## wip/indigo
// main
module main #(
    parameter MAIN_DIV = 8,      
    parameter SCAN_DIV = 4       
)(
    input wire clk,
    input wire rst,    
    input wire btnC,   
    input wire btnL,   
    input wire btnR,   
    input wire [7:0] num1,   
    input wire [7:0] num2,   
    output wire [6:0] seg,            
    output wire [3:0] an,              
    output wire multiplicationFinished    
);
    wire dividedClock;   
    wire dividedTick;    
    clockDivider #(MAIN_DIV) clockDiv(
        .clk(clk),
        .rst(rst),
        .en(1'b1),
        .clk_out(dividedClock),
        .tick(dividedTick)
    );
    wire [7:0] num1Complement, num2Complement;
    wire [7:0] multiplier, multiplicand;
    wire [7:0] multiplicandShifted;
    wire [15:0] multiplierShifted;
    reg  [15:0] productReg;
    reg signReg;
    wire tempSign;
    wire [19:0] bcdOutput;
    wire [15:0] tempOutput;
    assign num1Complement = ~num1 + 1'b1;
    assign num2Complement = ~num2 + 1'b1;
    assign multiplier = (num1[7] == 1) ? num1Complement : num1;
  ...
Size: about 2000 cells after synthesis, about 130 flip-flops, roughly 0.015 mm2 of cells after synthesis.
Settings: LEC_CHECK=0, CAP_MARGIN=20, CORE_MARGIN=2, CORE_UTILIZATION=58, SLEW_MARGIN=20; clock period 8.97 ns.
run.sh (not shown) runs the stock make flow with config.mk's settings and CLKGATE_MAP_FILE=.
wip/indigo: complete, dirty (setup timing)
Modified inputs, wip/fjord compared to wip/indigo
- CORE_UTILIZATION: 58 -> 66
- CTS_CLUSTER_SIZE: unset -> 97
- CTS_CLUSTER_DIAMETER: unset -> 326
- PLACE_DENSITY: unset -> 0.38
- ABC_AREA: unset -> 1
- the clock period (ns, I/O delays scaled along): 8.97 -> 15.1
==> results <==
- wip/fjord finished every stage and its layout cleared the timing, DRC and antenna checks.
- Per the comparison of wip/fjord with wip/indigo, critical path depth shows an increase of 22; clock distribution power fell by about 44%; Yosys chip area has decreased.
- Routed wire in wip/fjord totals less than in wip/indigo.
- Compared with wip/indigo, wip/fjord shows a sequential share of layout area that is 7.0 points higher.
- Summary — post-synthesis share of cell area spent on full adders, half adders and majority gates, wip/fjord relative to wip/indigo: higher, by 1.5 points.
- For the xor/xnor cell area share of the yosys netlist, wip/fjord came in 4.7 points lower than wip/indigo did.
- Logic share of the area, wip/indigo and wip/fjord, lower one = wip/indigo.
- Of wip/indigo and wip/fjord, the run reporting the lower total power was wip/fjord.
- Global routing usage summed across all routing layers is lower on wip/fjord
Input-level comparison between wip/tundra and wip/fjord:
- CTS_CLUSTER_SIZE no longer set, was 97
- PLACE_DENSITY now 0.6, was 0.38
- CORE_UTILIZATION now 40, was 66
- CTS_CLUSTER_DIAMETER no longer set, was 326
- the clock period (ns, I/O delays scaled along) now 13.9, was 15.1
Notes after the runs:
wip/tundra does worse than wip/fjord on first-pass GRT wire length. Worst setup slack: wip/tundra < wip/fjord. On final total power, the higher figure sits with wip/tundra, not wip/fjord. Comparing largest incremental delay on the critical path for wip/fjord and wip/tundra, the bigger number came from wip/fjord. wip/tundra completed every stage of the flow, and the final layout passed the timing, DRC and antenna checks. Going from wip/fjord to wip/tundra, cell area power density grew by more than 10%. Measured against wip/fjord, the total number of cells along the worst setup path of wip/tundra comes out at 0.909 times the reference value. Re post-cts gate resize count: no difference whatsoever between wip/fjord and wip/tundra. Changes observed in wip/tundra relative to wip/fjord: total clock buffers created by CTS closely matched the old numbers; clock power share increased by 2.1 points relative to the old numbers.
The inputs of wip/sierra differ from those of wip/tundra as listed below.
- changing SLEW_MARGIN from 20 to 15
- removing ABC_AREA (formerly 1)
- removing PLACE_DENSITY (formerly 0.6)
- changing CAP_MARGIN from 20 to 15
- changing the clock period (ns, I/O delays scaled along) from 13.9 to 20.0
The via-per-instance ratio in wip/sierra sits about 21% above the value recorded for wip/tundra. Higher utilization after layout among wip/tundra and wip/sierra: wip/tundra. For wip/sierra, the startpoint of the most critical setup path was productReg[13], unlike wip/tundra, where it was productReg[14]. wip/sierra vs wip/tundra: share of cell area taken by muxes after synthesis up. Comparing wip/tundra against wip/sierra, there is no change at all in setup total negative slack. The layout buffering overhead excluding clock cells on wip/sierra is in line with that on wip/tundra. [compare] base=wip/tundra new=wip/sierra: share of the final layout cell area in sequential cells -2.6 points; hold path depth +1; sequential standard cell area ~0 delta; global-route wire length before repair +18000 um. Diff wip/tundra -> wip/sierra | post-synthesis cell type count | increase of 130%. Final-stage net count ended up 135 lower on wip/sierra than on wip/tundra.
Inputs modified between wip/sierra and wip/maple:
- putting MAX_ROUTING_LAYER at met5 where nothing was set
- putting SETUP_SLACK_MARGIN at 2.52 where nothing was set
- putting CTS_CLUSTER_DIAMETER at 310 where nothing was set
- putting CTS_CLUSTER_SIZE at 69 where nothing was set
- swapping 15 for 20 in CAP_MARGIN
- putting ABC_AREA at 1 where nothing was set
- putting PLACE_DENSITY_LB_ADDON at 0.03 where nothing was set
- putting CORE_ASPECT_RATIO at 1.1 where nothing was set
- swapping 2 for 9 in CORE_MARGIN
- putting MIN_ROUTING_LAYER at met2 where nothing was set
- putting CELL_PAD_IN_SITES_DETAIL_PLACEMENT at 2 where nothing was set
- putting HOLD_SLACK_MARGIN at 0.15 where nothing was set
--- outcome ---
The higher critical path arrival of wip/maple and wip/sierra is in wip/sierra. Compared with wip/sierra, in wip/maple first-iteration detailed-routing DRC count increased 4425; routed length per instance rose 9.9 um; net count of the mapped netlist shows an increase of about 2.6%; non-clock buffering overhead in the final layout held. Against wip/sierra, the final cell area of wip/maple is lower. Of the two values seen for capturing instance or port of the critical path, seg[6] was produced by wip/sierra and seg[2] by wip/maple. Per the comparison of wip/maple with wip/sierra, post-route non-filler standard cell count up 1.5%; post-route worst setup slack now larger; count of cells along the worst hold path now smaller; combinational cell area excluding buffers and inverters decreased by 0.0031 mm2 relative to the old numbers.

========
Starting RTL as in the previous note.
export LEC_CHECK = 0
export ABC_AREA = 1
export CAP_MARGIN = 20
export CORE_ASPECT_RATIO = 1.97
export CORE_MARGIN = 2
export CORE_UTILIZATION = 55
export CTS_CLUSTER_DIAMETER = 163
export CTS_CLUSTER_SIZE = 100
export SLEW_MARGIN = 30
export TNS_END_PERCENT = 15
create_clock -name core_clock -period 20.0 [get_ports {clk}]
Rerun with:
- CORE_ASPECT_RATIO: 1.97 -> 0.76
- CORE_MARGIN: 2 -> 3
- CORE_UTILIZATION: 55 -> 40
- CTS_CLUSTER_DIAMETER: 163 -> 240
- CTS_CLUSTER_SIZE: 100 -> unset
- MAX_ROUTING_LAYER: unset -> met4
- PLACE_DENSITY_LB_ADDON: unset -> 0.03
- SLEW_MARGIN: 30 -> 15
- TNS_END_PERCENT: 15 -> unset
What happened: The new run completed with no timing, DRC or antenna violations. Setup slack loses 0.026 ns. Worst hold slack gets better by 0.013 ns. Routed wire length stays flat. Total power decreases by about 3%.
Rerun with:
- CORE_ASPECT_RATIO: 0.76 -> unset
- CORE_MARGIN: 3 -> 2
- CTS_CLUSTER_DIAMETER: 240 -> unset
- MAX_ROUTING_LAYER: met4 -> unset
- PLACE_DENSITY: unset -> 0.6
- PLACE_DENSITY_LB_ADDON: 0.03 -> unset
- SLEW_MARGIN: 15 -> 20
- The new run completed with no timing, DRC or antenna violations
- wire length decreases by 5.2%
- die area falls by 2.2%
- non-clock buffer count is lower by 3
- final area barely changes
Rerun with:
- ABC_AREA: 1 -> 0
- CORE_ASPECT_RATIO: unset -> 1.97
- CTS_CLUSTER_DIAMETER: unset -> 389
- CTS_CLUSTER_SIZE: unset -> 100
- PLACE_DENSITY: 0.6 -> unset
- SLEW_MARGIN: 20 -> 30
- TNS_END_PERCENT: unset -> 15
After rerunning: The new run ran to the end with no violations; power fell by 8.0%; die size rose by 19%; design area rose by 16%.
Rerun with:
- ABC_AREA: 0 -> 1
- CORE_ASPECT_RATIO: 1.97 -> 0.5
- CORE_UTILIZATION: 40 -> 22
The new run completed without violations.
Design area goes down by roughly a tenth.
Routed wire length goes down by a quarter to a third.
Synthesized cell count goes up by a few percent.
Register-to-register slack gets worse by 0.34 ns.
Power and IR drop assume default switching activity.
